**design/flow/config.mk**
```make
export PLATFORM = sky130hd
export DESIGN_NAME = fpadd_40
export DESIGN_NICKNAME = fpadd_40
export VERILOG_FILES = /design/flow/design.v
export SDC_FILE = /design/flow/constraint.sdc
export NUM_CORES = 4
export LEC_CHECK = 0
export ABC_AREA = 1
export CAP_MARGIN = 20
export CORE_MARGIN = 2
export CORE_UTILIZATION = 68
export CTS_CLUSTER_DIAMETER = 351
export CTS_CLUSTER_SIZE = 41
export SLEW_MARGIN = 20
```
**design/flow/constraint.sdc**
```tcl
create_clock -name core_clock -period 2.81 [get_ports {clk_40}]
set_input_delay 0.5620 -clock core_clock [delete_from_list [all_inputs] [get_ports {clk_40}]]
set_output_delay 0.5620 -clock core_clock [all_outputs]
set_load 0.01 [all_outputs]
```
**design/flow/run.sh**
```bash
#!/bin/bash
# the make line also repeats each setting of config.mk as NAME=value (left out here)
make -C /OpenROAD-flow-scripts/flow DESIGN_CONFIG=/design/flow/config.mk WORK_HOME=/design/flow/orfs CLKGATE_MAP_FILE= finish
```
**design/flow/design.v**
```verilog
module fpadd_40(x_40,y_40,res_40,clk_40,rst_40);
input [31:0] x_40,y_40;				      
output [31:0] res_40;				 
input clk_40,rst_40;
parameter menw_40=45;             
reg sing_x_40,sing_y_40;	 
reg [7:0] exp_x_40, exp_y_40,exp_res_40;		 
reg [menw_40:0] mes_x_40, mes_y_40,mes_res_40,mes_medi_40;	 
reg zero_40_x,zero_40_y;	
reg signres;		                     
reg [31:0] resout_40;	 
integer int_exp_x,int_exp_y,int_exp_dif_40;	 
integer renorm_40,renorm_400,renorm_401,renorm_402,renorm_403,renorm_404,renorm_405;	 
parameter [menw_40:0] zero_40=0;
integer int_exp_dif_402,int_exp_dif_401,int_exp_dif_404,int_exp_dif_403,int_exp_dif_405,int_exp_dif_406,int_exp_dif_4000,int_exp_dif_400;
reg [menw_40:0] mes_y_402,mes_y_401,mes_y_403,mes_y_404;
reg [menw_40:0] mes_x_402,mes_x_401,mes_x_403,mes_x_404;
reg [menw_40:0] mes_res_401,mes_res_402,mes_res_403,mes_res_404,mes_res_4000,mes_res_400;
reg [7:0] exp_x_402,exp_x_401;
reg [7:0] exp_res_402,exp_res_401,exp_res_403,exp_res_404,exp_res_4000,exp_res_400;
reg sing_x_402,sing_x_401,sing_x_403;
reg sing_y_402,sing_y_401,sing_y_403;
reg signres2,signres1,signres3,signres4,signres5,signres6,signres00,signres0;
assign res_40=resout_40;
always @(*) begin
renorm_40=0;
  zero_40_x = (x_40[30:0]==0)?1:0;
  zero_40_y = (y_40[30:0]==0)?1:0;
  if( y_40[30:0] > x_40[30:0] ) begin
    exp_x_40 = y_40[30:23];
    exp_y_40 = x_40[30:23];
    sing_x_40 = y_40[31];
    sing_y_40 = x_40[31];
    mes_x_40 = (zero_40_y)?0:{ 2'b1, y_40[22:0],zero_40[menw_40:25]};
    mes_y_40 = (zero_40_x)?0:{ 2'b1, x_40[22:0],zero_40[menw_40:25]};
    signres=sing_x_40;
  end else begin
    sing_x_40 = x_40[31];
    sing_y_40 = y_40[31];
    exp_x_40 = x_40[30:23];
    exp_y_40 = y_40[30:23];
    mes_x_40 = (zero_40_x)?0:{ 2'b1, x_40[22:0],zero_40[menw_40:25]};
    mes_y_40 = (zero_40_y)?0:{ 2'b1, y_40[22:0],zero_40[menw_40:25]};
    signres=sing_x_40;
  end
  int_exp_x=exp_x_40;
  int_exp_y=exp_y_40;
  int_exp_dif_40=exp_x_40-exp_y_40;
int_exp_dif_402=int_exp_dif_401;
mes_y_402=mes_y_401;
mes_x_402=mes_x_401;
exp_x_402=exp_x_401;
sing_x_402=sing_x_401;
sing_y_402=sing_y_401;
signres2=signres1;
  if(int_exp_dif_402 > 24) begin
    exp_res_40=exp_x_402;
    mes_res_40=mes_x_402;
  end else begin
    exp_res_40=exp_x_402;
    mes_res_40=0;
    mes_y_402=(int_exp_dif_402[4])?{16'b0,mes_y_402[menw_40:16]}: {mes_y_402};
    mes_y_402=(int_exp_dif_402[3])?{ 8'b0,mes_y_402[menw_40:8 ]}: {mes_y_402};
    mes_y_402=(int_exp_dif_402[2])?{ 4'b0,mes_y_402[menw_40:4 ]}: {mes_y_402};
    mes_y_402=(int_exp_dif_402[1])?{ 2'b0,mes_y_402[menw_40:2 ]}: {mes_y_402};
    mes_y_402=(int_exp_dif_402[0])?{ 1'b0,mes_y_402[menw_40:1 ]}: {mes_y_402};
  end
mes_y_404=mes_y_403;
mes_x_404=mes_x_403;
mes_res_4000=mes_res_400;
exp_res_4000=exp_res_400;
signres00=signres0;
int_exp_dif_4000=int_exp_dif_400;
 if (int_exp_dif_4000 <=24) begin
    if(sing_x_403 == sing_y_403) 
       	mes_res_4000=mes_x_404+mes_y_404;
	 else mes_res_4000=mes_x_404-mes_y_404;
    if(mes_res_4000[menw_40]) begin
      mes_res_4000={1'b0,mes_res_4000[menw_40:1]};
      exp_res_4000=exp_res_4000+1;
    end
  end
mes_res_402=mes_res_401;
int_exp_dif_404=int_exp_dif_403;
signres4=signres3;
exp_res_402=exp_res_401;
renorm_403=renorm_402;
    if(mes_res_402[menw_40-1:menw_40-32]==0) begin 
	renorm_403[5]=1; mes_res_402={ 1'b0,mes_res_402[menw_40-33:0],32'b0 }; 
    end
    if(mes_res_402[menw_40-1:menw_40-16]==0) begin 
	renorm_403[4]=1; mes_res_402={ 1'b0,mes_res_402[menw_40-17:0],16'b0 }; 
    end
    if(mes_res_402[menw_40-1:menw_40-8]==0) begin 
	renorm_403[3]=1; mes_res_402={ 1'b0,mes_res_402[menw_40-9:0], 8'b0 }; 
    end
    if(mes_res_402[menw_40-1:menw_40-4]==0) begin 
	renorm_403[2]=1; mes_res_402={ 1'b0,mes_res_402[menw_40-5:0], 4'b0 }; 
    end
    if(mes_res_402[menw_40-1:menw_40-2]==0) begin 
	renorm_403[1]=1; mes_res_402={ 1'b0,mes_res_402[menw_40-3:0], 2'b0 }; 
    end
    if(mes_res_402[menw_40-1   ]==0) begin 
	renorm_403[0]=1; mes_res_402={ 1'b0,mes_res_402[menw_40-2:0], 1'b0 }; 
    end
mes_res_404=mes_res_403;
signres6=signres5;
renorm_405=renorm_404;
exp_res_404=exp_res_403;
int_exp_dif_406=int_exp_dif_405;
  if (int_exp_dif_406 <=60)
  begin
    if(mes_res_404 != 0) begin
      if(mes_res_404[menw_40-24:0]==0 && mes_res_404[menw_40-24]==1) begin
	if(mes_res_404[menw_40-11]==1) mes_res_404=mes_res_404+{1'b1,zero_40[menw_40-11:0]};
      end else begin
        mes_res_404=mes_res_404;
      end
      exp_res_404=exp_res_404-renorm_405;
      if(mes_res_404[menw_40-1]==0) begin
       exp_res_404=exp_res_404+1;
       mes_res_404={1'b0,mes_res_404[menw_40-1:1]};
      end
    end else begin
      exp_res_404=0;
      signres6=0;
    end
  end
resout_40={signres6,exp_res_404,mes_res_404[menw_40-2:menw_40-24]};
end
always @(posedge clk_40 or posedge rst_40)
begin
	if (rst_40) 
begin
int_exp_dif_401<=0;
mes_x_401<=0;
mes_y_401<= 0;
exp_x_401 <= 0;
sing_x_401<=0;
sing_y_401<=0;
signres1<=0;
renorm_401<=0;
mes_y_403 <= 0;
mes_x_403 <= 0;
sing_x_403 <= 0;
sing_y_403 <= 0;
mes_res_400 <= 0;
renorm_400 <= 0;
signres0 <= 0;
int_exp_dif_400 <= 0;
exp_res_400 <= 0;
mes_res_401 <= 0;
int_exp_dif_403<= 0;
signres3 <= 0;
exp_res_401<= 0;
renorm_402 <= 0;
mes_res_403<=  0;
signres5<= 0;
renorm_404<= 0;
exp_res_403<= 0;
int_exp_dif_405 <= 0;
end
	else begin
	int_exp_dif_401<= int_exp_dif_40;
	mes_x_401<= mes_x_40;
	mes_y_401<= mes_y_40;
	exp_x_401 <= exp_x_40;
	sing_x_401<= sing_x_40;
	sing_y_401<= sing_y_40;
	signres1<= signres;
	renorm_401<= renorm_40;
	mes_y_403 <= mes_y_402;
	mes_x_403 <= mes_x_402;
	sing_x_403 <= sing_x_402;
	sing_y_403 <= sing_y_402;
	mes_res_400 <= mes_res_40;
	renorm_400 <= renorm_401;
	signres0 <= signres2;
	int_exp_dif_400 <= int_exp_dif_402;
	exp_res_400 <= exp_res_40;
	mes_res_401 <= mes_res_4000;
	int_exp_dif_403<= int_exp_dif_4000;
	signres3 <= signres00;
	exp_res_401<= exp_res_4000;
	renorm_402 <= renorm_400;
	mes_res_403 <= mes_res_402;
	signres5 <= signres4;
	renorm_404 <= renorm_403;
	exp_res_403 <= exp_res_402;
	int_exp_dif_405 <= int_exp_dif_404;
	end
end
endmodule
```
==> reports/results.env, run 1 <==
RUN_STATUS='did not finish'
HALTSTAGE='5_1_grt'
ERROR_MESSAGE='[ERROR GRT-0116] Global routing finished with congestion. Check the congestion regions in the DRC Viewer.'
SYNTH_SEQ_SHARE=0.3954
FLIP_FLOP_CELL_WITH_THE_HIGHEST_COUNT_AFTER_SYNTHESIS='sky130_fd_sc_hd__dfrtp_1'
YOSYS.AREA_SHARE.XOR_XNOR=0.03738
YS_CHIP_AREA_SQ_UM=19680
NUMBER_OF_CELL_INSTANCES_AFTER_YOSYS_SYNTHESIS=2749
DP_HPWL_MICRONS=47680
SYNTH.DISTINCT_CELLS=56
CLOCKROOTBUFFER='sky130_fd_sc_hd__clkbuf_16'
SYNTHDOMINANTAREACELLTYPE='sky130_fd_sc_hd__dfrtp_1'
POSTPLACECELLAREA_SQ_UM=24470
SYN-CELL-AREA_SQ_UM=19680
POSTSYNTHNETCOUNT=2883
SYNTHMOSTINSTANTIATEDCELL='sky130_fd_sc_hd__nand2_1'
YS.WARNINGS.COUNT=1
FP.COREAREA_SQ_UM=28630
SYNTHAOIAREAFRAC=0.1555
ROW_COUNT=62
CTS-HTREE-LEVELS=1
IOS=98
PLACEMENT.IO_BUFFERS=97
TOP_LOGIC_KIND='simple AND/OR/NAND/NOR gates'
YOSYS.AREA.TOP_TYPE_SHARE=0.3954
SYNTH.CELLMIX.ADDERSHARE=0.04399
TOTAL_GLOBAL_ROUTING_TRACK_UTILIZATION=0.8217
SYNTH.TOP_CELLS.BY_AREA='sky130_fd_sc_hd__dfrtp_1 40%, sky130_fd_sc_hd__nand2_1 15%, sky130_fd_sc_hd__o21ai_0 8.5%, sky130_fd_sc_hd__inv_1 6.7%, sky130_fd_sc_hd__ha_1 4.2%'
AVGSYNTHCELLAREA_SQ_UM=7.160
PLACE_CONGESTION=1.038
GRT_OVERFLOW_TOTAL=408
CTS_INSERTED_BUFFERS=11
TOP_CELLS_BY_COUNT='777 x sky130_fd_sc_hd__nand2_1, 351 x sky130_fd_sc_hd__inv_1, 335 x sky130_fd_sc_hd__o21ai_0'
YS_SH_MUX=0.006103
YOSYS_REGISTER_BITS=311
ENABLE_FLOP_CELLS=0
CTS_MAX_PATH_BUFFERS=3
CORE_UTIL_FLOORPLAN=0.6876
FP.DIEAREA_SQ_UM=30320
SYNTH.CELLMIX.SIMPLESHARE=0.2579
DIEHEIGHT_MICRONS=174.1
CTS.SINKS=311
DIE_W_MICRONS=174.1
POST_SYNTHESIS_ASYNC_SET_OR_RESET_FLOP_SHARE=1.000
POST_SYNTHESIS_CELLS=2749
[metal layers]
metal  track usage  overflow
met5        0.2837         5
met4        0.8820       155
met3        0.6581         8
met2        0.9947       233
met1        0.8026         7
[per-stage QoR]
| stage | worst slack [ns] | util | std cells | hold slack [ns] | setup TNS [ns] |
|---|---|---|---|---|---|
| 2_1_floorplan | -1.893 | - | 2749 | 0.3312 | -646.23 |
| 4_1_cts | -1.455 | 0.9675 | 3742 | 0.3554 | -127.03 |
| 3_5_place_dp | -1.725 | 0.8548 | 3554 | 0.3347 | -189.10 |
| 3_3_place_gp | -1.456 | 0.8548 | 3554 | 0.3328 | -153.49 |
[repair_timing]
item | in CTS
pin swaps | 183
setup buffers | 147
hold buffers | 0
endpoints found under the hold margin | 0
resized | 563
gates cloned | 32
setup endpoints to repair | 192
==> run 2: changes to the inputs <==
ABC_AREA = not set   (was 1)
CORE_ASPECT_RATIO = 1.2   (was not set)
CORE_MARGIN = 9   (was 2)
CORE_UTILIZATION = 62   (was 68)
CTS_CLUSTER_DIAMETER = 150   (was 351)
CTS_CLUSTER_SIZE = not set   (was 41)
HOLD_SLACK_MARGIN = 0.22   (was not set)
SETUP_SLACK_MARGIN = 1.23   (was not set)
clock period = 5.0 ns   (was 2.81 ns; I/O delays follow)
==> run 2 against run 1 <==
Now fails the layout checks on setup timing; area after synthesis fell by 5.4%; synthesized cell count shrank 27%; die size is 21% higher.
==> reports/results.env, run 2 <==
CLOCKROOTBUFFER='sky130_fd_sc_hd__clkbuf_16'
YS_CHIP_AREA_SQ_UM=18610
SETUP_REPAIR_AFTER_GLOBAL_ROUTING_MISSED_ITS_MARGIN='true'
TOP_LOGIC_KIND='AND-OR/OR-AND gates'
SYNTH.DISTINCT_CELLS=83
CHECK.FAULTS='setup timing'
POWER_SEQUENTIAL_mW=4.29
FP.DIEAREA_SQ_UM=36600
SYNTH.CELLMIX.ADDERSHARE=0.04652
YS_SH_MUX=0.1329
DETAIL_ROUTE.DRC_VIOLATIONS=0
POWER.SEQUENTIAL.FRACTION=0.271
GRT_PASS1_VIAS=16410
FINAL_ANTENNA_NET_COUNT=0
POSTPLACECELLAREA_SQ_UM=20370
P_TOTAL_mW=15.86
TIMING.CLOCK.SKEW_NS=0.02390
DESIGN.FINAL.NETS=2304
DRT_PASS1_ITERATIONS=6
FIN_WS_NS=-0.02633
PWR-SHARE-CLK=0.150
CRIT_CHAIN='or4_4, nor4_4, nor2b_4, and2_4, nor2b_4, nor2b_4, a21oi_1, xor2_1, ha_1, a21oi_1, o211ai_1, nand3_2, a41oi_4, o211ai_1, a211oi_4, buf_6, clkbuf_16, nor2_4, nand4_1, buf_4, xnor2_1'
DETAILROUTE.VIA_COUNT=16610
CRITICAL_PATH_AT_NS=5.51
POST_SYNTHESIS_CELLS=2002
IR_WORST_VDD_mV=0.4169
DETAILEDROUTE.FIRSTITERATIONVIOLATIONS=1546
YOSYS.AREA.TOP_TYPE_SHARE=0.4182
SYNTH.CELLMIX.SIMPLESHARE=0.1558
WORST_R2R_PATH_DEPTH=21
ANTENNA_FOUND_INITIAL=0
SYNTH.TOP_CELLS.BY_AREA='sky130_fd_sc_hd__dfrtp_1 42%, sky130_fd_sc_hd__mux2i_1 9.0%, sky130_fd_sc_hd__o21ai_0 5.4%, sky130_fd_sc_hd__ha_1 4.4%, sky130_fd_sc_hd__nand2_1 4.2%'
SYNTH_SEQ_SHARE=0.4182
NET_SWITCHING_POWER_OF_THE_DESIGN_mW=6.856
CTS_TREE='yes'
CTS_INSERTED_BUFFERS=30
WORST_EP_REQUIRED_TIME_NS=5.49
CELL_INTERNAL_PWR_mW=9.002
FLIP_FLOP_CELL_WITH_THE_HIGHEST_COUNT_AFTER_SYNTHESIS='sky130_fd_sc_hd__dfrtp_1'
FINAL_HOLD_VIOLATION_TALLY=0
HOLD_PATH_CLASS='flop to flop'
MAXCLOCKFREQUENCY_MHz=199.0
FINALMAXSLEWVIOLATIONS=0
MAXPOWERGROUP='combinational logic'
TOTAL_GLOBAL_ROUTING_TRACK_UTILIZATION=0.3094
AREA.GROWTH.SYNTH_TO_FINAL_PCT=24.12
POST_DRT_WL_PER_CELL_MICRONS=23.38
SYN-CELL-AREA_SQ_UM=18610
CRIT_END_ELEMENT='flop'
GRT_PASS1_WL_MICRONS=90090
ENDPOINT='exp_res_401[3]$_DFF_PP0_'
WORSTSETUPPATHDEPTH=21
CPPEAKSTAGEDELAY_NS=0.58
SYNTHAOIAREAFRAC=0.1620
WORSTREG2REGSTART='mes_y_403[3]$_DFF_PP0_'
IOS=98
ANTENNA_DIODE_INSTANCE_COUNT=0
POSTLAYOUTCELLAREA_SQ_UM=23100
PWR_DENSITY_CELL_nW_PER_UM2=686.5
SWITCHING_SHARE=0.4323
WHS_ENDPOINT='int_exp_dif_405[6]$_DFF_PP0_'
YOSYS.AREA_SHARE.XOR_XNOR=0.04189
ROW_COUNT=69
CTS-HTREE-LEVELS=1
CTS_HOLD_REPAIR.BUFFERS=0
FP.COREAREA_SQ_UM=29610
CRIT_TOP_CELL='sky130_fd_sc_hd__nor2b_4'
TOP_CELLS_BY_COUNT='311 x sky130_fd_sc_hd__dfrtp_1, 210 x sky130_fd_sc_hd__nand2_1, 202 x sky130_fd_sc_hd__o21ai_0'
FINAL_MIN_PERIOD_OVER_CLOCK_PERIOD=1.005
SYNTHMOSTINSTANTIATEDCELL='sky130_fd_sc_hd__dfrtp_1'
VIAS_PER_CELL=6.430
FINALCRITICALPERIOD_NS=5.026
AVGSYNTHCELLAREA_SQ_UM=9.296
WIRELENGTH_MICRONS=60380
COUNT_OF_CELLS_ALONG_THE_WORST_HOLD_PATH=0
POWER.COMBINATIONAL.TOTAL_mW=9.19
TIMING.HOLD.WORST.START='int_exp_dif_403[6]$_DFF_PP0_'
CRIT_TYPE='flop to flop'
CRITPATHMAXFANOUT=6
DP_HPWL_MICRONS=40480
COUNT_OF_WARNING_MESSAGES_EMITTED_BY_THE_TOOLS=32
RUN_STATUS='finished with violations'
P_LEAK_nW=10.26
CRITICAL-PATH-TOP-DELAY-FAMILY='simple AND/OR/NAND/NOR gates'
WORSTMARGINPINSLEW_NS=1.028
COUNT_OF_MAX_CAP_CONSTRAINT_VIOLATIONS=0
YOSYS_REGISTER_BITS=311
ENABLE_FLOP_CELLS=0
CLK-INSERTION-DELAY-LATE_NS=0.58
CTS_MAX_PATH_BUFFERS=3
COMBINATIONALPOWERSHARE=0.580
CLOCK_POWER_mW=2.37
CORE_UTIL_FLOORPLAN=0.6285
MINIMUM_SETUP_SLACK_AMONG_REG_TO_REG_PATHS_NS=-0.03
GRT_OVERFLOW_TOTAL=0
CRITICAL_PATH.STARTPOINT='mes_y_403[3]$_DFF_PP0_'
CLK_PIN_SLEW_WORST_PATHS_NS=0.07
CTS.SINKS=311
CP_SLOWEST_CELL='sky130_fd_sc_hd__or4_4'
YS.WARNINGS.COUNT=1
POST_SYNTHESIS_ASYNC_SET_OR_RESET_FLOP_SHARE=1.000
PLACEMENT.IO_BUFFERS=97
DIE_W_MICRONS=176.2
CRITPATHLAUNCHTYPE='flop'
WORST_SLEW_MARGIN_REL=0.3145
PATH_BUFFERS=3
REGTOREGENDPOINT='exp_res_401[3]$_DFF_PP0_'
LARGEST_NET_DEGREE_AT_THE_START_OF_GLOBAL_ROUTING=96
DIEHEIGHT_MICRONS=207.8
POSTSYNTHNETCOUNT=2136
PLACE_CONGESTION=1.006
SYNTHDOMINANTAREACELLTYPE='sky130_fd_sc_hd__dfrtp_1'
NUMBER_OF_CELL_INSTANCES_AFTER_YOSYS_SYNTHESIS=2002
SETUP_VIOL_COUNT_FINAL=4
## run 2: per-layer routing
metal	routed length [microns]	up-vias	share of wire	GRT usage
li1	-	7468	-	-
met1	21900	8081	0.36	0.3499
met2	31140	825	0.52	0.5536
met3	3585	235	0.059	0.03748
met4	3755	0	0.062	0.1685
met5	0	-	0	0
## run 2: final cells by class
| class | count | area (sq um) |
|---|---|---|
| inverter | 78 | 301.5 |
| fill | 1912 | 6513 |
| clock buffer | 37 | 827.0 |
| clock inverter | 18 | 221.5 |
| multi-input combinational | 1500 | 11040 |
| tap | 390 | 488.0 |
| sequential | 311 | 7785 |
| timing repair inverter | 1 | 3.754 |
| timing repair buffer | 248 | 2436 |
## run 2: per-stage QoR
| stage | util | setup slack [ns] | TNS (ns) | hold slack [ns] | cells |
|---|---|---|---|---|---|
| finish | 0.7801 | -0.02633 | -0.05301 | 0.3453 | 2583 |
| floorplan | - | -0.1409 | -43.82 | 0.3312 | 2002 |
| global placement | 0.6878 | 0.06080 | 0 | 0.3313 | 2436 |
| CTS | 0.7522 | 0.1747 | 0 | 0.3486 | 2551 |
| detailed placement | 0.6880 | -0.08759 | -1.066 | 0.3347 | 2436 |
| global route | 0.7801 | -0.2254 | -5.573 | 0.3480 | 2583 |
## run 2: timing repair
action / 4_1_cts / 5_1_grt
cloned: 7 / 2
setup endpoints to repair: 102 / 135
buffers inserted: 53 / 29
pin swaps: 53 / 37
resized: 178 / 153
==> run 3: changes to the inputs <==
CORE_ASPECT_RATIO = not set   (was 1.2)
CORE_MARGIN = 2   (was 9)
CORE_UTILIZATION = 71   (was 62)
CTS_CLUSTER_DIAMETER = not set   (was 150)
CTS_CLUSTER_SIZE = 41   (was not set)
HOLD_SLACK_MARGIN = not set   (was 0.22)
PLACE_DENSITY_LB_ADDON = 0.01   (was not set)
SETUP_SLACK_MARGIN = 0.78   (was 1.23)
TNS_END_PERCENT = 5   (was not set)
clock period = 2.7 ns   (was 5.0 ns; I/O delays follow)
==> run 3 against run 2 <==
The flow now stops in 5_1_grt; die size down 25%; synthesized cell count unchanged; area after synthesis unchanged.
==> reports/results.env, run 3 <==
RUN_STATUS='did not finish'
HALTSTAGE='5_1_grt'
ERROR_MESSAGE='[ERROR GRT-0116] Global routing finished with congestion. Check the congestion regions in the DRC Viewer.'
TOP_CELLS_BY_COUNT='311 x sky130_fd_sc_hd__dfrtp_1, 210 x sky130_fd_sc_hd__nand2_1, 202 x sky130_fd_sc_hd__o21ai_0'
YS_SH_MUX=0.1329
CORE_UTIL_FLOORPLAN=0.7182
POST_SYNTHESIS_CELLS=2002
YOSYS.AREA_SHARE.XOR_XNOR=0.04189
PLACE_CONGESTION=1.047
GRT_OVERFLOW_TOTAL=72
FP.COREAREA_SQ_UM=25910
PLACEMENT.IO_BUFFERS=97
NUMBER_OF_CELL_INSTANCES_AFTER_YOSYS_SYNTHESIS=2002
FLIP_FLOP_CELL_WITH_THE_HIGHEST_COUNT_AFTER_SYNTHESIS='sky130_fd_sc_hd__dfrtp_1'
TOP_LOGIC_KIND='AND-OR/OR-AND gates'
SYN-CELL-AREA_SQ_UM=18610
FP.DIEAREA_SQ_UM=27520
CTS_INSERTED_BUFFERS=28
POST_SYNTHESIS_ASYNC_SET_OR_RESET_FLOP_SHARE=1.000
ENABLE_FLOP_CELLS=0
SYNTH.TOP_CELLS.BY_AREA='sky130_fd_sc_hd__dfrtp_1 42%, sky130_fd_sc_hd__mux2i_1 9.0%, sky130_fd_sc_hd__o21ai_0 5.4%, sky130_fd_sc_hd__ha_1 4.4%, sky130_fd_sc_hd__nand2_1 4.2%'
CLOCKROOTBUFFER='sky130_fd_sc_hd__clkbuf_16'
ROW_COUNT=59
IOS=98
SYNTH.CELLMIX.SIMPLESHARE=0.1558
YS.WARNINGS.COUNT=1
SYNTHAOIAREAFRAC=0.1620
AVGSYNTHCELLAREA_SQ_UM=9.296
YS_CHIP_AREA_SQ_UM=18610
DP_HPWL_MICRONS=45880
CTS-HTREE-LEVELS=1
PRE_CTS_SLACK_NS=-2.675
CTS.SINKS=311
YOSYS_REGISTER_BITS=311
SYNTHMOSTINSTANTIATEDCELL='sky130_fd_sc_hd__dfrtp_1'
DIE_W_MICRONS=165.9
TOTAL_GLOBAL_ROUTING_TRACK_UTILIZATION=0.7473
YOSYS.AREA.TOP_TYPE_SHARE=0.4182
SYNTH.DISTINCT_CELLS=83
DP.CELLS=2766
CTS_MAX_PATH_BUFFERS=3
SYNTHDOMINANTAREACELLTYPE='sky130_fd_sc_hd__dfrtp_1'
SYNTH_SEQ_SHARE=0.4182
SYNTH.CELLMIX.ADDERSHARE=0.04652
POSTSYNTHNETCOUNT=2136
DIEHEIGHT_MICRONS=165.9
## run 3: what timing repair did
item,4_1_cts
gates cloned,3
gates resized,206
hold buffers,0
buffers inserted,19
endpoints found under the setup margin,262
pin swaps,55
## run 3: per-layer routing
layer,GRT overflow,GRT usage
met1,1,0.7573
met2,29,0.9378
met3,3,0.5369
met4,39,0.7769
met5,0,0.2035
## run 3: metrics by stage
stage	hold WS, ns	util	TNS (ns)	power (mW)	cell area (sq um)
4_1_cts	0.3299	0.9587	-183.74	30.88	24840
3_5_place_dp	0.3347	0.8921	-237.43	24.49	23120
3_3_place_gp	0.3322	0.8921	-211.81	23.18	23110
2_1_floorplan	0.3312	-	-758.36	16.80	18670
==> run 4: changes to the inputs <==
CORE_UTILIZATION = 72   (was 71)
CTS_CLUSTER_SIZE = 51   (was 41)
SETUP_SLACK_MARGIN = -0.3   (was 0.78)
TNS_END_PERCENT = not set   (was 5)
clock period = 3.92 ns   (was 2.7 ns; I/O delays follow)
==> run 4 against run 3 <==
The run again fails in 5_1_grt; synthesized cell count unchanged; area after synthesis unchanged; die size down 1.4%.
==> reports/results.env, run 4 <==
YS_CHIP_AREA_SQ_UM=18610
PLACEMENT.IO_BUFFERS=97
ERROR_MESSAGE='[ERROR GRT-0232] Routing congestion too high. Check the congestion heatmap in the GUI.'
CORE_UTIL_FLOORPLAN=0.7369
FP.DIEAREA_SQ_UM=27150
FLIP_FLOP_CELL_WITH_THE_HIGHEST_COUNT_AFTER_SYNTHESIS='sky130_fd_sc_hd__dfrtp_1'
NUMBER_OF_CELL_INSTANCES_AFTER_YOSYS_SYNTHESIS=2002
PRE_CTS_SLACK_NS=-1.290
TOP_CELLS_BY_COUNT='311 x sky130_fd_sc_hd__dfrtp_1, 210 x sky130_fd_sc_hd__nand2_1, 202 x sky130_fd_sc_hd__o21ai_0'
TOTAL_GLOBAL_ROUTING_TRACK_UTILIZATION=0.8133
SYNTHDOMINANTAREACELLTYPE='sky130_fd_sc_hd__dfrtp_1'
TOP_LOGIC_KIND='AND-OR/OR-AND gates'
POST_SYNTHESIS_ASYNC_SET_OR_RESET_FLOP_SHARE=1.000
CTS.SINKS=311
SYNTH.CELLMIX.SIMPLESHARE=0.1558
SYNTHMOSTINSTANTIATEDCELL='sky130_fd_sc_hd__dfrtp_1'
FP.COREAREA_SQ_UM=25250
YOSYS.AREA_SHARE.XOR_XNOR=0.04189
SYN-CELL-AREA_SQ_UM=18610
CTS_INSERTED_BUFFERS=30
YOSYS_REGISTER_BITS=311
YS_SH_MUX=0.1329
GRT_OVERFLOW_TOTAL=228
SYNTHAOIAREAFRAC=0.1620
SYNTH.TOP_CELLS.BY_AREA='sky130_fd_sc_hd__dfrtp_1 42%, sky130_fd_sc_hd__mux2i_1 9.0%, sky130_fd_sc_hd__o21ai_0 5.4%, sky130_fd_sc_hd__ha_1 4.4%, sky130_fd_sc_hd__nand2_1 4.2%'
DP.CELLS=2591
ENABLE_FLOP_CELLS=0
POSTSYNTHNETCOUNT=2136
YS.WARNINGS.COUNT=1
PLACE_CONGESTION=1.012
DP_HPWL_MICRONS=44640
ROW_COUNT=58
CTS_MAX_PATH_BUFFERS=3
SYNTH.CELLMIX.ADDERSHARE=0.04652
YOSYS.AREA.TOP_TYPE_SHARE=0.4182
IOS=98
SYNTH_SEQ_SHARE=0.4182
POST_SYNTHESIS_CELLS=2002
DIE_W_MICRONS=164.8
SYNTH.DISTINCT_CELLS=83
CLOCKROOTBUFFER='sky130_fd_sc_hd__clkbuf_16'
AVGSYNTHCELLAREA_SQ_UM=9.296
RUN_STATUS='did not finish'
HALTSTAGE='5_1_grt'
CTS-HTREE-LEVELS=1
DIEHEIGHT_MICRONS=164.8
POSTPLACECELLAREA_SQ_UM=21940
-- run 4: metrics by stage --
stage	hold slack, ns	total power [mW]
floorplan	0.3312	11.88
global placement	0.3317	15.14
detailed placement	0.3347	15.98
CTS	0.3304	20.35
-- run 4: routing by layer --
layer,GRT overflow,GRT usage
met5,1,0.3447
met4,88,0.8300
met3,6,0.6833
met2,130,0.9585
met1,3,0.8063
-- run 4: what timing repair did --
action,CTS
resized,49
pin swaps,37
hold buffers,0
buffers inserted,19
setup endpoints to repair,79
gates cloned,2
==> run 5: changes to the inputs <==
CORE_UTILIZATION = 40   (was 72)
CTS_CLUSTER_SIZE = not set   (was 51)
PLACE_DENSITY_LB_ADDON = not set   (was 0.01)
SETUP_SLACK_MARGIN = not set   (was -0.3)
clock period = 5.09 ns   (was 3.92 ns; I/O delays follow)
==> run 5 against run 4 <==
Now fails the layout checks on setup timing; area after synthesis unchanged; synthesized cell count unchanged; die size up 78%.
==> reports/results.env, run 5 <==
RUN_STATUS='finished with violations'
CHECK.FAULTS='setup timing'
POSTLAYOUTCELLAREA_SQ_UM=22120
CTS_TREE='yes'
POWER.COMBINATIONAL.TOTAL_mW=7.58
CTS_INSERTED_BUFFERS=35
WORSTREG2REGSTART='mes_y_403[2]$_DFF_PP0_'
DIE_W_MICRONS=219.7
GRT_PASS1_VIAS=15240
ANTENNA_FOUND_INITIAL=1
WORST_EP_REQUIRED_TIME_NS=5.48
TIMING.HOLD.WORST.START='exp_res_401[4]$_DFF_PP0_'
FLIP_FLOP_CELL_WITH_THE_HIGHEST_COUNT_AFTER_SYNTHESIS='sky130_fd_sc_hd__dfrtp_1'
GRT_PASS1_WL_MICRONS=82920
CELL_INTERNAL_PWR_mW=8.325
PLACEMENT.IO_BUFFERS=97
AVGSYNTHCELLAREA_SQ_UM=9.296
CP_SLOWEST_CELL='sky130_fd_sc_hd__or4_4'
DP_HPWL_MICRONS=39870
SYN-CELL-AREA_SQ_UM=18610
YOSYS.AREA_SHARE.XOR_XNOR=0.04189
P_TOTAL_mW=14.15
MAXCLOCKFREQUENCY_MHz=193.3
P_LEAK_nW=9.691
GRT_OVERFLOW_TOTAL=0
PATH_BUFFERS=5
COUNT_OF_CELLS_ALONG_THE_WORST_HOLD_PATH=0
YOSYS_REGISTER_BITS=311
NUMBER_OF_CELL_INSTANCES_AFTER_YOSYS_SYNTHESIS=2002
SYNTH.CELLMIX.SIMPLESHARE=0.1558
FINAL_MIN_PERIOD_OVER_CLOCK_PERIOD=1.016
MAXPOWERGROUP='combinational logic'
CLK_PIN_SLEW_WORST_PATHS_NS=0.06
NET_SWITCHING_POWER_OF_THE_DESIGN_mW=5.822
CLK-INSERTION-DELAY-LATE_NS=0.55
PWR-SHARE-CLK=0.174
ENDPOINT='mes_res_401[26]$_DFF_PP0_'
CTS.SINKS=311
POSTSYNTHNETCOUNT=2136
COMBINATIONALPOWERSHARE=0.536
DETAIL_ROUTE.DRC_VIOLATIONS=0
DESIGN.FINAL.NETS=2258
CPPEAKSTAGEDELAY_NS=0.57
SYNTH.DISTINCT_CELLS=83
CRIT_TYPE='flop to flop'
FINAL_ANTENNA_NET_COUNT=0
FINAL_HOLD_VIOLATION_TALLY=0
IR_WORST_VDD_mV=0.3472
YOSYS.AREA.TOP_TYPE_SHARE=0.4182
POST_SYNTHESIS_ASYNC_SET_OR_RESET_FLOP_SHARE=1.000
ROW_COUNT=79
FINAL_UTIL=0.4782
CRITPATHLAUNCHTYPE='flop'
CLOCK_POWER_mW=2.46
CRITPATHMAXFANOUT=7
YS.WARNINGS.COUNT=1
POST_SYNTHESIS_CELLS=2002
IOS=98
CTS_MAX_PATH_BUFFERS=3
CRITICAL-PATH-TOP-DELAY-FAMILY='AND-OR/OR-AND gates'
REGTOREGENDPOINT='mes_res_401[26]$_DFF_PP0_'
AREA.GROWTH.SYNTH_TO_FINAL_PCT=18.87
CLOCKROOTBUFFER='sky130_fd_sc_hd__clkbuf_16'
SYNTHDOMINANTAREACELLTYPE='sky130_fd_sc_hd__dfrtp_1'
WORST_SLEW_MARGIN_REL=0.2935
WORSTMARGINPINSLEW_NS=1.059
COUNT_OF_WARNING_MESSAGES_EMITTED_BY_THE_TOOLS=35
DETAILROUTE.VIA_COUNT=15210
MINIMUM_SETUP_SLACK_AMONG_REG_TO_REG_PATHS_NS=-0.08
SYNTH_SEQ_SHARE=0.4182
CRIT_TOP_CELL='sky130_fd_sc_hd__buf_4'
CTS-HTREE-LEVELS=2
PRE_CTS_SLACK_NS=-0.1617
PLACE_CONGESTION=0.9649
DRT_PASS1_ITERATIONS=5
WORSTSETUPPATHDEPTH=21
YS_CHIP_AREA_SQ_UM=18610
WHS_ENDPOINT='exp_res_403[4]$_DFF_PP0_'
DETAILEDROUTE.FIRSTITERATIONVIOLATIONS=1059
DIEHEIGHT_MICRONS=219.7
PWR_DENSITY_CELL_nW_PER_UM2=639.5
POST_DRT_WL_PER_CELL_MICRONS=19.02
POWER.SEQUENTIAL.FRACTION=0.290
SYNTH.TOP_CELLS.BY_AREA='sky130_fd_sc_hd__dfrtp_1 42%, sky130_fd_sc_hd__mux2i_1 9.0%, sky130_fd_sc_hd__o21ai_0 5.4%, sky130_fd_sc_hd__ha_1 4.4%, sky130_fd_sc_hd__nand2_1 4.2%'
SWITCHING_SHARE=0.4115
WORST_R2R_PATH_DEPTH=21
SETUP_REPAIR_AFTER_GLOBAL_ROUTING_MISSED_ITS_MARGIN='true'
WIRELENGTH_MICRONS=52380
FP.COREAREA_SQ_UM=46260
CRITICAL_PATH.STARTPOINT='mes_y_403[2]$_DFF_PP0_'
CRITICAL_PATH_AT_NS=5.56
POWER_SEQUENTIAL_mW=4.10
HOLDWS_NS=0.3442
FIN_WS_NS=-0.08303
YS_SH_MUX=0.1329
CORE_UTIL_FLOORPLAN=0.4023
SETUP_VIOL_COUNT_FINAL=28
CRIT_CHAIN='or4_4, nor4_4, buf_4, buf_4, nand3b_1, o31ai_2, xnor2_1, ha_1, fa_1, a21o_1, a21oi_1, o211ai_1, nand3_1, a41oi_2, o2111a_1, a211oi_4, buf_12, buf_12, buf_4, mux2i_1, o21ai_0'
CRIT_END_ELEMENT='flop'
SYNTHAOIAREAFRAC=0.1620
FINALCRITICALPERIOD_NS=5.173
SYNTHMOSTINSTANTIATEDCELL='sky130_fd_sc_hd__dfrtp_1'
SYNTH.CELLMIX.ADDERSHARE=0.04652
HOLD_PATH_CLASS='flop to flop'
TIMING.CLOCK.SKEW_NS=0.01955
POSTPLACECELLAREA_SQ_UM=20630
TOP_CELLS_BY_COUNT='311 x sky130_fd_sc_hd__dfrtp_1, 210 x sky130_fd_sc_hd__nand2_1, 202 x sky130_fd_sc_hd__o21ai_0'
FINALMAXSLEWVIOLATIONS=0
FP.DIEAREA_SQ_UM=48270
ENABLE_FLOP_CELLS=0
VIAS_PER_CELL=5.524
TOTAL_GLOBAL_ROUTING_TRACK_UTILIZATION=0.2187
LARGEST_NET_DEGREE_AT_THE_START_OF_GLOBAL_ROUTING=147
COUNT_OF_MAX_CAP_CONSTRAINT_VIOLATIONS=0
TOP_LOGIC_KIND='AND-OR/OR-AND gates'
-- run 5: timing repair --
action	in CTS	in global routing
setup endpoints to repair	41	53
setup buffers	5	9
endpoints found under the hold margin	0	0
resized	13	47
gates cloned	1	1
hold buffers	0	0
pin swaps	1	17
-- run 5: area by class of cell --
class,instances,area [sq um]
antenna,1,2.502
clock buffer,46,998.5
clock inverter,12,135.1
fill,4348,24140
inverter,78,301.5
multi-input combinational,1498,10300
sequential,311,7784
tap,607,759.5
timing repair buffer,200,1843
-- run 5: per-stage QoR --
step | TNS (ns) | instances
floorplan | -21.43 | 2002
global placement | -0.004416 | 2679
detailed placement | -3.440 | 2679
CTS | 0 | 2743
global route | -7.995 | 2752
finish | -1.043 | 2753
-- run 5: layer usage --
layer / wire length, microns / global-route usage / share of wire
met5: 0 / 0 / 0
met4: 2341 / 0.1049 / 0.045
met3: 2291 / 0.02802 / 0.044
met2: 25470 / 0.3736 / 0.49
met1: 22270 / 0.2741 / 0.43
==> run 6: changes to the inputs <==
ABC_AREA = 0   (was not set)
CELL_PAD_IN_SITES_GLOBAL_PLACEMENT = 2   (was not set)
CORE_ASPECT_RATIO = 0.57   (was not set)
CORE_UTILIZATION = 38   (was 40)
CTS_CLUSTER_DIAMETER = 154   (was not set)
CTS_CLUSTER_SIZE = 56   (was not set)
MAX_ROUTING_LAYER = met4   (was not set)
MIN_ROUTING_LAYER = met2   (was not set)
SETUP_SLACK_MARGIN = 0.36   (was not set)
TNS_END_PERCENT = 50   (was not set)
clock period = 3.19 ns   (was 5.09 ns; I/O delays follow)
==> run 6 against run 5 <==
The run now fails in 5_1_grt; synthesized cell count stayed put; area after synthesis did not move; die size grew 5.3%.
==> reports/results.env, run 6 <==
GRT_OVERFLOW_TOTAL=95
YOSYS.AREA_SHARE.XOR_XNOR=0.04189
SYNTH_SEQ_SHARE=0.4182
FLIP_FLOP_CELL_WITH_THE_HIGHEST_COUNT_AFTER_SYNTHESIS='sky130_fd_sc_hd__dfrtp_1'
PLACEMENT.IO_BUFFERS=97
SYNTHDOMINANTAREACELLTYPE='sky130_fd_sc_hd__dfrtp_1'
POST_SYNTHESIS_CELLS=2002
ROW_COUNT=61
SYN-CELL-AREA_SQ_UM=18610
ENABLE_FLOP_CELLS=0
YS_SH_MUX=0.1329
CORE_UTIL_FLOORPLAN=0.3834
ERROR_MESSAGE='[ERROR GRT-0116] Global routing finished with congestion. Check the congestion regions in the DRC Viewer.'
TOTAL_GLOBAL_ROUTING_TRACK_UTILIZATION=0.5728
DP_HPWL_MICRONS=55630
CLOCKROOTBUFFER='sky130_fd_sc_hd__clkbuf_16'
SYNTHAOIAREAFRAC=0.1620
NUMBER_OF_CELL_INSTANCES_AFTER_YOSYS_SYNTHESIS=2002
YS.WARNINGS.COUNT=1
IOS=98
CTS.SINKS=311
SYNTH.CELLMIX.SIMPLESHARE=0.1558
POST_SYNTHESIS_ASYNC_SET_OR_RESET_FLOP_SHARE=1.000
SYNTHMOSTINSTANTIATEDCELL='sky130_fd_sc_hd__dfrtp_1'
PRE_CTS_SLACK_NS=-2.120
CTS_HOLD_REPAIR.BUFFERS=0
DIE_W_MICRONS=297.1
RUN_STATUS='did not finish'
POSTSYNTHNETCOUNT=2136
DIEHEIGHT_MICRONS=171.1
POSTPLACECELLAREA_SQ_UM=23790
CTS_MAX_PATH_BUFFERS=3
HALTSTAGE='5_1_grt'
TOP_CELLS_BY_COUNT='311 x sky130_fd_sc_hd__dfrtp_1, 210 x sky130_fd_sc_hd__nand2_1, 202 x sky130_fd_sc_hd__o21ai_0'
AVGSYNTHCELLAREA_SQ_UM=9.296
YOSYS.AREA.TOP_TYPE_SHARE=0.4182
CTS_INSERTED_BUFFERS=9
PLACE_CONGESTION=1.082
FP.COREAREA_SQ_UM=48540
TOP_LOGIC_KIND='AND-OR/OR-AND gates'
SYNTH.DISTINCT_CELLS=83
YS_CHIP_AREA_SQ_UM=18610
CTS-HTREE-LEVELS=1
FP.DIEAREA_SQ_UM=50830
YOSYS_REGISTER_BITS=311
SYNTH.CELLMIX.ADDERSHARE=0.04652
SYNTH.TOP_CELLS.BY_AREA='sky130_fd_sc_hd__dfrtp_1 42%, sky130_fd_sc_hd__mux2i_1 9.0%, sky130_fd_sc_hd__o21ai_0 5.4%, sky130_fd_sc_hd__ha_1 4.4%, sky130_fd_sc_hd__nand2_1 4.2%'
[run 6: repair_timing]
action	4_1_cts
resized	392
setup endpoints to repair	197
pin swaps	78
setup buffers	88
cloned	8
[run 6: through the flow]
step                      total power, mW  std cells  hold slack, ns
after floorplan                     14.17       2002          0.3312
after global placement              21.11       3130          0.3353
after detailed placement            21.28       3130          0.3355
after CTS                           25.42       3238          0.3735
[run 6: metal layers]
layer  track usage  GRT overflow
met5             -             -
met4        0.1884             0
met3        0.7534            95
met2        0.6062             0
met1             -             -
==> run 7: changes to the inputs <==
ABC_AREA = not set   (was 0)
CAP_MARGIN = 5   (was 20)
CELL_PAD_IN_SITES_GLOBAL_PLACEMENT = not set   (was 2)
CORE_ASPECT_RATIO = not set   (was 0.57)
CORE_UTILIZATION = 70   (was 38)
CTS_CLUSTER_DIAMETER = not set   (was 154)
CTS_CLUSTER_SIZE = 41   (was 56)
MAX_ROUTING_LAYER = not set   (was met4)
MIN_ROUTING_LAYER = not set   (was met2)
SETUP_SLACK_MARGIN = 0.85   (was 0.36)
TNS_END_PERCENT = not set   (was 50)
clock period = 2.8 ns   (was 3.19 ns; I/O delays follow)
==> run 7 against run 6 <==
The run fails in 4_1_cts; die size decreased by 45%; synthesized cell count stayed put; area after synthesis is the same.
==> reports/results.env, run 7 <==
TOP_CELLS_BY_COUNT='311 x sky130_fd_sc_hd__dfrtp_1, 210 x sky130_fd_sc_hd__nand2_1, 202 x sky130_fd_sc_hd__o21ai_0'
SYNTH.CELLMIX.SIMPLESHARE=0.1558
YOSYS_REGISTER_BITS=311
DIE_W_MICRONS=167.1
SYNTH.DISTINCT_CELLS=83
YOSYS.AREA.TOP_TYPE_SHARE=0.4182
PLACE_CONGESTION=1.139
POSTPLACECELLAREA_SQ_UM=23940
POSTSYNTHNETCOUNT=2136
CORE_UTIL_FLOORPLAN=0.7142
AVGSYNTHCELLAREA_SQ_UM=9.296
ENABLE_FLOP_CELLS=0
DP_HPWL_MICRONS=49720
SYNTH.TOP_CELLS.BY_AREA='sky130_fd_sc_hd__dfrtp_1 42%, sky130_fd_sc_hd__mux2i_1 9.0%, sky130_fd_sc_hd__o21ai_0 5.4%, sky130_fd_sc_hd__ha_1 4.4%, sky130_fd_sc_hd__nand2_1 4.2%'
ROW_COUNT=59
YOSYS.AREA_SHARE.XOR_XNOR=0.04189
SYNTHAOIAREAFRAC=0.1620
YS.WARNINGS.COUNT=1
DIEHEIGHT_MICRONS=167.1
RUN_STATUS='did not finish'
SYN-CELL-AREA_SQ_UM=18610
ERROR_MESSAGE='[ERROR DPL-0038] Utilization greater than 100%, impossible to legalize'
IOS=98
TOP_LOGIC_KIND='AND-OR/OR-AND gates'
HALTSTAGE='4_1_cts'
SYNTHMOSTINSTANTIATEDCELL='sky130_fd_sc_hd__dfrtp_1'
YS_SH_MUX=0.1329
PLACEMENT.IO_BUFFERS=97
SYNTHDOMINANTAREACELLTYPE='sky130_fd_sc_hd__dfrtp_1'
NUMBER_OF_CELL_INSTANCES_AFTER_YOSYS_SYNTHESIS=2002
POST_SYNTHESIS_CELLS=2002
YS_CHIP_AREA_SQ_UM=18610
SYNTH_SEQ_SHARE=0.4182
FP.DIEAREA_SQ_UM=27910
DP.CELLS=2786
SYNTH.CELLMIX.ADDERSHARE=0.04652
FLIP_FLOP_CELL_WITH_THE_HIGHEST_COUNT_AFTER_SYNTHESIS='sky130_fd_sc_hd__dfrtp_1'
FP.COREAREA_SQ_UM=26060
POST_SYNTHESIS_ASYNC_SET_OR_RESET_FLOP_SHARE=1.000
-- run 7: stage by stage --
step | setup slack (ns) | hold WS (ns)
after floorplan | -1.901 | 0.3312
after global placement | -1.902 | 0.3311
after detailed placement | -2.233 | 0.3355
==> run 8: changes to the inputs <==
ABC_AREA = 1   (was not set)
CAP_MARGIN = 20   (was 5)
CORE_UTILIZATION = 68   (was 70)
HOLD_SLACK_MARGIN = -0.07   (was not set)
SETUP_SLACK_MARGIN = 1.08   (was 0.85)
clock period = 4.3 ns   (was 2.8 ns; I/O delays follow)
==> run 8 against run 7 <==
The run fails in 5_1_grt; die size is 8.7% higher; area after synthesis grew 5.8%; synthesized cell count increased by 37%.
==> reports/results.env, run 8 <==
CTS_HOLD_REPAIR.BUFFERS=0
IOS=98
TOTAL_GLOBAL_ROUTING_TRACK_UTILIZATION=0.7227
FP.DIEAREA_SQ_UM=30320
POSTPLACECELLAREA_SQ_UM=21470
PLACEMENT.IO_BUFFERS=97
YOSYS_REGISTER_BITS=311
YS_CHIP_AREA_SQ_UM=19680
NUMBER_OF_CELL_INSTANCES_AFTER_YOSYS_SYNTHESIS=2749
SYNTHDOMINANTAREACELLTYPE='sky130_fd_sc_hd__dfrtp_1'
SYNTH.DISTINCT_CELLS=56
DIEHEIGHT_MICRONS=174.1
CTS-HTREE-LEVELS=2
AVGSYNTHCELLAREA_SQ_UM=7.160
FLIP_FLOP_CELL_WITH_THE_HIGHEST_COUNT_AFTER_SYNTHESIS='sky130_fd_sc_hd__dfrtp_1'
ROW_COUNT=62
YS_SH_MUX=0.006103
ENABLE_FLOP_CELLS=0
SYNTH.CELLMIX.ADDERSHARE=0.04399
SYNTH.CELLMIX.SIMPLESHARE=0.2579
SYNTHAOIAREAFRAC=0.1555
DP_HPWL_MICRONS=43920
CTS.SINKS=311
CTS_MAX_PATH_BUFFERS=3
CLOCKROOTBUFFER='sky130_fd_sc_hd__clkbuf_16'
RUN_STATUS='did not finish'
POSTSYNTHNETCOUNT=2883
YS.WARNINGS.COUNT=1
TOP_CELLS_BY_COUNT='777 x sky130_fd_sc_hd__nand2_1, 351 x sky130_fd_sc_hd__inv_1, 335 x sky130_fd_sc_hd__o21ai_0'
CORE_UTIL_FLOORPLAN=0.6876
DIE_W_MICRONS=174.1
CTS_INSERTED_BUFFERS=35
SYNTH_SEQ_SHARE=0.3954
HALTSTAGE='5_1_grt'
ERROR_MESSAGE='[ERROR GRT-0116] Global routing finished with congestion. Check the congestion regions in the DRC Viewer.'
YOSYS.AREA.TOP_TYPE_SHARE=0.3954
PLACE_CONGESTION=1.056
FP.COREAREA_SQ_UM=28630
SYNTHMOSTINSTANTIATEDCELL='sky130_fd_sc_hd__nand2_1'
TOP_LOGIC_KIND='simple AND/OR/NAND/NOR gates'
GRT_OVERFLOW_TOTAL=35
YOSYS.AREA_SHARE.XOR_XNOR=0.03738
POST_SYNTHESIS_ASYNC_SET_OR_RESET_FLOP_SHARE=1.000
SYNTH.TOP_CELLS.BY_AREA='sky130_fd_sc_hd__dfrtp_1 40%, sky130_fd_sc_hd__nand2_1 15%, sky130_fd_sc_hd__o21ai_0 8.5%, sky130_fd_sc_hd__inv_1 6.7%, sky130_fd_sc_hd__ha_1 4.2%'
POST_SYNTHESIS_CELLS=2749
SYN-CELL-AREA_SQ_UM=19680
run 8: timing repair:
| action | CTS |
|---|---|
| resized | 521 |
| buffers inserted | 127 |
| gates cloned | 27 |
| pin swaps | 110 |
| endpoints found under the setup margin | 163 |
run 8: routing by layer:
metal	GRT overflow	GRT usage
met3	0	0.5717
met1	0	0.7157
met5	1	0.2660
met2	17	0.9102
met4	17	0.6852
run 8: per-stage QoR:
stage,TNS [ns],total power [mW],setup WS (ns),cells
detailed placement,-5.505,13.48,-0.2357,3186
CTS,-1.665,19.04,-0.1676,3402
floorplan,-217.98,10.89,-0.7009,2749
global placement,0,13.15,0.1041,3186
==> run 9: changes to the inputs <==
CORE_UTILIZATION = 70   (was 68)
CTS_CLUSTER_SIZE = 72   (was 41)
HOLD_SLACK_MARGIN = not set   (was -0.07)
SETUP_SLACK_MARGIN = not set   (was 1.08)
clock period = 4.28 ns   (was 4.3 ns; I/O delays follow)
==> run 9 against run 8 <==
Synthesized cell count unchanged; the layout now fails its checks (setup timing); die size decreased by 2.8%; area after synthesis unchanged.
==> reports/results.env, run 9 <==
RUN_STATUS='finished with violations'
CHECK.FAULTS='setup timing'
TOTAL_GLOBAL_ROUTING_TRACK_UTILIZATION=0.4663
WORSTREG2REGSTART='mes_res_401[21]$_DFF_PP0_'
WORST_R2R_PATH_DEPTH=21
CLK-INSERTION-DELAY-LATE_NS=0.64
PATH_BUFFERS=1
DP_HPWL_MICRONS=43410
DETAILEDROUTE.FIRSTITERATIONVIOLATIONS=4319
CRIT_TOP_CELL='sky130_fd_sc_hd__nand2_1'
CRIT_TYPE='flop to flop'
TIMING.HOLD.WORST.START='exp_x_401[6]$_DFF_PP0_'
MAXPOWERGROUP='combinational logic'
CLOCK_POWER_mW=2.86
SYNTH.TOP_CELLS.BY_AREA='sky130_fd_sc_hd__dfrtp_1 40%, sky130_fd_sc_hd__nand2_1 15%, sky130_fd_sc_hd__o21ai_0 8.5%, sky130_fd_sc_hd__inv_1 6.7%, sky130_fd_sc_hd__ha_1 4.2%'
WORSTSETUPPATHDEPTH=21
MAXCLOCKFREQUENCY_MHz=185.8
CRITPATHLAUNCHTYPE='flop'
CELL_INTERNAL_PWR_mW=9.828
POWER.COMBINATIONAL.TOTAL_mW=12.5
COUNT_OF_WARNING_MESSAGES_EMITTED_BY_THE_TOOLS=33
CRITPATHMAXFANOUT=67
YOSYS.AREA.TOP_TYPE_SHARE=0.3954
ENABLE_FLOP_CELLS=0
TOP_CELLS_BY_COUNT='777 x sky130_fd_sc_hd__nand2_1, 351 x sky130_fd_sc_hd__inv_1, 335 x sky130_fd_sc_hd__o21ai_0'
POST_SYNTHESIS_ASYNC_SET_OR_RESET_FLOP_SHARE=1.000
IR_WORST_VDD_mV=0.4234
NET_SWITCHING_POWER_OF_THE_DESIGN_mW=10.32
WHS_ENDPOINT='exp_res_400[6]$_DFF_PP0_'
ANTENNA_FOUND_INITIAL=13
DETAIL_ROUTE.DRC_VIOLATIONS=0
SYNTH.CELLMIX.SIMPLESHARE=0.2579
CTS.SINKS=311
CTS_INSERTED_BUFFERS=31
FIN_WS_NS=-1.103
YOSYS_REGISTER_BITS=311
CRIT_CHAIN='nor2_1, nand2_1, nor2_1, nand2_2, nor2_8, nand2_2, nand2_1, nand3_2, nor2_4, nand2_8, o21ai_1, nand3_1, nand2_1, nor2_4, nand3_1, nand2_2, nor2_4, buf_12, nand2_1, nand3_1, nand2_1'
MINIMUM_SETUP_SLACK_AMONG_REG_TO_REG_PATHS_NS=-1.10
SWITCHING_SHARE=0.5122
ENDPOINT='mes_res_403[22]$_DFF_PP0_'
SYNTH_SEQ_SHARE=0.3954
DIE_W_MICRONS=171.7
FP.DIEAREA_SQ_UM=29480
YOSYS.AREA_SHARE.XOR_XNOR=0.03738
GRT_PASS1_WL_MICRONS=105600
CPPEAKSTAGEDELAY_NS=0.97
CORE_UTIL_FLOORPLAN=0.7104
REGTOREGENDPOINT='mes_res_403[22]$_DFF_PP0_'
WORST_SLEW_MARGIN_REL=0.05205
POWER.SEQUENTIAL.FRACTION=0.236
CRITICAL-PATH-TOP-DELAY-FAMILY='simple AND/OR/NAND/NOR gates'
FINALCRITICALPERIOD_NS=5.383
ROW_COUNT=61
FP.COREAREA_SQ_UM=27710
HOLD_PATH_CLASS='flop to flop'
AVGSYNTHCELLAREA_SQ_UM=7.160
DIEHEIGHT_MICRONS=171.7
CRIT_END_ELEMENT='flop'
WIRELENGTH_MICRONS=82500
TIMING.CLOCK.SKEW_NS=0.02903
POST_DRT_WL_PER_CELL_MICRONS=24.53
CTS_TREE='yes'
FINAL_ANTENNA_NET_COUNT=0
PWR_DENSITY_CELL_nW_PER_UM2=832.2
SYNTHAOIAREAFRAC=0.1555
YS_SH_MUX=0.006103
CLOCKROOTBUFFER='sky130_fd_sc_hd__clkbuf_16'
CP_SLOWEST_CELL='sky130_fd_sc_hd__o21ai_1'
SYNTHMOSTINSTANTIATEDCELL='sky130_fd_sc_hd__nand2_1'
SYNTHDOMINANTAREACELLTYPE='sky130_fd_sc_hd__dfrtp_1'
DETAILROUTE.VIA_COUNT=22690
CRITICAL_PATH_AT_NS=5.87
CTS-HTREE-LEVELS=1
POWER_SEQUENTIAL_mW=4.76
TOP_LOGIC_KIND='simple AND/OR/NAND/NOR gates'
CTS_MAX_PATH_BUFFERS=3
GRT_OVERFLOW_TOTAL=0
DP.CELLS=3213
LARGEST_NET_DEGREE_AT_THE_START_OF_GLOBAL_ROUTING=90
SETUP_REPAIR_AFTER_GLOBAL_ROUTING_MISSED_ITS_MARGIN='true'
P_LEAK_nW=12.60
PWR-SHARE-CLK=0.142
NUMBER_OF_CELL_INSTANCES_AFTER_YOSYS_SYNTHESIS=2749
SETUP_VIOL_COUNT_FINAL=106
YS.WARNINGS.COUNT=1
CTS_HOLD_REPAIR.BUFFERS=0
COMBINATIONALPOWERSHARE=0.622
PLACE_CONGESTION=1.084
CRITICAL_PATH.STARTPOINT='mes_res_401[21]$_DFF_PP0_'
P_TOTAL_mW=20.15
IOS=98
SYNTH.CELLMIX.ADDERSHARE=0.04399
POSTLAYOUTCELLAREA_SQ_UM=24210
POST_SYNTHESIS_CELLS=2749
FINALMAXSLEWVIOLATIONS=0
DESIGN.FINAL.NETS=3088
YS_CHIP_AREA_SQ_UM=19680
WORSTMARGINPINSLEW_NS=1.412
FINAL_HOLD_VIOLATION_TALLY=0
WORST_EP_REQUIRED_TIME_NS=4.77
PLACEMENT.IO_BUFFERS=97
SYN-CELL-AREA_SQ_UM=19680
FINAL_CELLS=3363
CLK_PIN_SLEW_WORST_PATHS_NS=0.07
POSTPLACECELLAREA_SQ_UM=21570
VIAS_PER_CELL=6.747
FINAL_MIN_PERIOD_OVER_CLOCK_PERIOD=1.258
COUNT_OF_MAX_CAP_CONSTRAINT_VIOLATIONS=0
DRT_PASS1_ITERATIONS=22
COUNT_OF_CELLS_ALONG_THE_WORST_HOLD_PATH=0
GRT_PASS1_VIAS=20110
SYNTH.DISTINCT_CELLS=56
AREA.GROWTH.SYNTH_TO_FINAL_PCT=22.99
FLIP_FLOP_CELL_WITH_THE_HIGHEST_COUNT_AFTER_SYNTHESIS='sky130_fd_sc_hd__dfrtp_1'
POSTSYNTHNETCOUNT=2883
-- run 9: repair_timing --
action                     in CTS  in global routing
pin swaps                      20                 33
cloned                          2                  3
buffers inserted               48                 33
setup endpoints to repair      54                129
resized                        63                138
-- run 9: area by class of cell --
class,count,area [sq um]
antenna,8,20.02
clock buffer,44,924.6
clock inverter,12,113.9
fill,1360,3497
inverter,372,1428
multi-input combinational,1937,10570
sequential,311,7784
tap,378,473.0
timing repair buffer,301,2895
-- run 9: routing by layer --
layer | vias up | track usage | part of all wire
met5 | - | 0.02435 | 0.0036
met4 | 14 | 0.3931 | 0.12
met3 | 939 | 0.1284 | 0.15
met2 | 2285 | 0.7531 | 0.42
met1 | 10190 | 0.5088 | 0.30
li1 | 9265 | - | -
-- run 9: through the flow --
stage / worst slack [ns] / hold slack (ns) / TNS (ns) / util
CTS: -0.02020 / 0.3487 / -0.05435 / 0.8386
global route: -1.578 / 0.3595 / -124.88 / 0.8735
finish: -1.103 / 0.3520 / -94.29 / 0.8738
global placement: -0.2085 / 0.3336 / -5.773 / 0.7787
detailed placement: -0.5033 / 0.3347 / -17.73 / 0.7787
floorplan: -0.7169 / 0.3312 / -222.96 / -
==> run 10: changes to the inputs <==
ABC_AREA = not set   (was 1)
CORE_UTILIZATION = 40   (was 70)
CTS_CLUSTER_SIZE = not set   (was 72)
SETUP_SLACK_MARGIN = -0.39   (was not set)
clock period = 4.98 ns   (was 4.28 ns; I/O delays follow)
==> run 10 against run 9 <==
Critical endpoint is now mes_res_401[27]$_DFF_PP0_; power decreased by 28%; register-to-register slack improved by 0.95 ns; largest cell class unchanged; first-iteration DRC count decreased by 74%; fmax increased by 4.9%; cell count decreased by 17%; global-route usage decreased by 24 points; the layout still fails its checks (setup timing); largest power group unchanged; routed wire length decreased by 35%; combinational power decreased by 38%.
==> reports/results.env, run 10 <==
RUN_STATUS='finished with violations'
CHECK.FAULTS='setup timing'
COUNT_OF_CELLS_ALONG_THE_WORST_HOLD_PATH=0
DRT_PASS1_ITERATIONS=8
MULTI_INPUT_COMB_AREA_SQ_UM=10150
WORST_EP_REQUIRED_TIME_NS=5.42
CTS_MAX_PATH_BUFFERS=3
NUMBER_OF_CELL_INSTANCES_AFTER_YOSYS_SYNTHESIS=2002
PLACEMENT.IO_BUFFERS=97
FIN_WS_NS=-0.1527
CLOCK_POWER_mW=2.64
ENABLE_FLOP_CELLS=0
ENDPOINT='mes_res_401[27]$_DFF_PP0_'
POST_DRT_WL_PER_CELL_MICRONS=19.45
FINAL_UTIL=0.4796
WORST_SLEW_MARGIN_REL=0.2178
WORST_R2R_PATH_DEPTH=21
FLIP_FLOP_CELL_WITH_THE_HIGHEST_COUNT_AFTER_SYNTHESIS='sky130_fd_sc_hd__dfrtp_1'
PLACE_CONGESTION=0.9341
ANTENNA_DIODE_INSTANCE_COUNT=0
PATH_BUFFERS=3
DP_HPWL_MICRONS=42150
CRITPATHLAUNCHTYPE='flop'
CRIT_TYPE='flop to flop'
MAXPOWERGROUP='combinational logic'
IR_WORST_VDD_mV=0.3156
FILLERS=4336
GRT_OVERFLOW_TOTAL=0
TOP_LOGIC_KIND='AND-OR/OR-AND gates'
DESIGN.FINAL.NETS=2277
POWER.COMBINATIONAL.TOTAL_mW=7.70
TIMING.CLOCK.SKEW_NS=0.02054
CRITICAL_PATH.STARTPOINT='mes_y_403[17]$_DFF_PP0_'
P_TOTAL_mW=14.51
CORE_UTIL_FLOORPLAN=0.4023
CTS.SINKS=311
FINALMAXSLEWVIOLATIONS=0
CLK_PIN_SLEW_WORST_PATHS_NS=0.06
FP.COREAREA_SQ_UM=46260
P_LEAK_nW=9.762
SYN-CELL-AREA_SQ_UM=18610
POST_SYNTHESIS_ASYNC_SET_OR_RESET_FLOP_SHARE=1.000
SYNTHAOIAREAFRAC=0.1620
FINALCRITICALPERIOD_NS=5.133
ANTENNA_FOUND_INITIAL=3
CRIT_TOP_CELL='sky130_fd_sc_hd__a21o_1'
SYNTHDOMINANTAREACELLTYPE='sky130_fd_sc_hd__dfrtp_1'
DIEHEIGHT_MICRONS=219.7
SETUP_VIOL_COUNT_FINAL=49
SYNTH_SEQ_SHARE=0.4182
DETAILEDROUTE.FIRSTITERATIONVIOLATIONS=1143
PRE_CTS_SLACK_NS=-0.2009
LARGEST_NET_DEGREE_AT_THE_START_OF_GLOBAL_ROUTING=124
CTS_HOLD_REPAIR.BUFFERS=0
YS.WARNINGS.COUNT=1
POSTSYNTHNETCOUNT=2136
CRIT_CHAIN='or4_1, or4b_4, or2_2, nor2_2, buf_4, and2_2, and3_1, a21oi_1, xor2_1, ha_1, a21o_1, a21o_1, a21o_1, and2_1, o21ai_0, o31ai_1, a211oi_4, buf_4, clkbuf_16, o21ai_0, mux2_2'
VIAS_PER_CELL=5.532
WHS_ENDPOINT='exp_res_403[5]$_DFF_PP0_'
MINIMUM_SETUP_SLACK_AMONG_REG_TO_REG_PATHS_NS=-0.15
CELL_INTERNAL_PWR_mW=8.522
TOP_CELLS_BY_COUNT='311 x sky130_fd_sc_hd__dfrtp_1, 210 x sky130_fd_sc_hd__nand2_1, 202 x sky130_fd_sc_hd__o21ai_0'
AVGSYNTHCELLAREA_SQ_UM=9.296
DIE_W_MICRONS=219.7
CTS_TREE='yes'
SWITCHING_SHARE=0.4125
POSTLAYOUTCELLAREA_SQ_UM=22190
TIMING.HOLD.WORST.START='exp_res_401[5]$_DFF_PP0_'
DETAILROUTE.VIA_COUNT=15350
REGTOREGENDPOINT='mes_res_401[27]$_DFF_PP0_'
CRITICAL_PATH_AT_NS=5.58
COMBINATIONALPOWERSHARE=0.531
FP.DIEAREA_SQ_UM=48270
FINAL_MIN_PERIOD_OVER_CLOCK_PERIOD=1.031
HOLD_PATH_CLASS='flop to flop'
CRITICAL-PATH-TOP-DELAY-FAMILY='simple AND/OR/NAND/NOR gates'
POWER_SEQUENTIAL_mW=4.16
DETAIL_ROUTE.DRC_VIOLATIONS=0
WORSTREG2REGSTART='mes_y_403[17]$_DFF_PP0_'
CPPEAKSTAGEDELAY_NS=0.55
GRT_PASS1_WL_MICRONS=84780
CP_SLOWEST_CELL='sky130_fd_sc_hd__or4_1'
CRIT_END_ELEMENT='flop'
SYNTH.CELLMIX.ADDERSHARE=0.04652
AREA.GROWTH.SYNTH_TO_FINAL_PCT=19.21
CRITPATHMAXFANOUT=13
ROW_COUNT=79
SYNTHMOSTINSTANTIATEDCELL='sky130_fd_sc_hd__dfrtp_1'
GRT_PASS1_VIAS=15490
COUNT_OF_MAX_CAP_CONSTRAINT_VIOLATIONS=0
COUNT_OF_WARNING_MESSAGES_EMITTED_BY_THE_TOOLS=29
CLK-INSERTION-DELAY-LATE_NS=0.56
FINAL_ANTENNA_NET_COUNT=0
SYNTH.TOP_CELLS.BY_AREA='sky130_fd_sc_hd__dfrtp_1 42%, sky130_fd_sc_hd__mux2i_1 9.0%, sky130_fd_sc_hd__o21ai_0 5.4%, sky130_fd_sc_hd__ha_1 4.4%, sky130_fd_sc_hd__nand2_1 4.2%'
YS_SH_MUX=0.1329
POSTPLACECELLAREA_SQ_UM=20900
NET_SWITCHING_POWER_OF_THE_DESIGN_mW=5.985
IOS=98
WORSTMARGINPINSLEW_NS=1.144
MAXCLOCKFREQUENCY_MHz=194.8
SYNTH.CELLMIX.SIMPLESHARE=0.1558
WORSTSETUPPATHDEPTH=21
YOSYS.AREA_SHARE.XOR_XNOR=0.04189
REGISTER_AREA_SQ_UM=7784
YOSYS_REGISTER_BITS=311
SYNTH.DISTINCT_CELLS=83
CLOCKROOTBUFFER='sky130_fd_sc_hd__clkbuf_16'
TOTAL_GLOBAL_ROUTING_TRACK_UTILIZATION=0.2258
CTS-HTREE-LEVELS=2
PWR_DENSITY_CELL_nW_PER_UM2=653.9
YS_CHIP_AREA_SQ_UM=18610
POST_SYNTHESIS_CELLS=2002
CTS_INSERTED_BUFFERS=35
PWR-SHARE-CLK=0.182
POWER.SEQUENTIAL.FRACTION=0.287
SETUP_TOTAL_NEGATIVE_SLACK_NS=-3.329
WIRELENGTH_MICRONS=53960
FINAL_HOLD_VIOLATION_TALLY=0
YOSYS.AREA.TOP_TYPE_SHARE=0.4182
==> run 10: repair_timing <==
item	in CTS	in global routing
setup buffers	0	1
gates resized	0	10
endpoints found under the setup margin	0	53
==> run 10: per-layer routing <==
| layer | share of wire | GRT usage |
|---|---|---|
| met1 | 0.43 | 0.2802 |
| met2 | 0.49 | 0.3980 |
| met3 | 0.036 | 0.02153 |
| met4 | 0.041 | 0.1018 |
| met5 | 0 | 0 |
==> run 10: final cells by class <==
class | count | area share
Sequential cell | 311 | 0.3508
Timing Repair Buffer | 219 | 0.08956
Clock buffer | 47 | 0.04466
Inverter | 78 | 0.01359
Tap cell | 607 | 0.03423
Multi-Input combinational cell | 1498 | 0.4576
Clock inverter | 15 | 0.009474
==> run 10: metrics by stage <==
| step | instances | hold slack (ns) |
|---|---|---|
| 2_1_floorplan | 2002 | 0.3312 |
| 3_3_place_gp | 2710 | 0.3333 |
| 3_5_place_dp | 2710 | 0.3347 |
| 4_1_cts | 2772 | 0.3486 |
| 5_1_grt | 2775 | 0.3519 |
| 6_report | 2775 | 0.3462 |
Power and IR drop assume default switching activity.
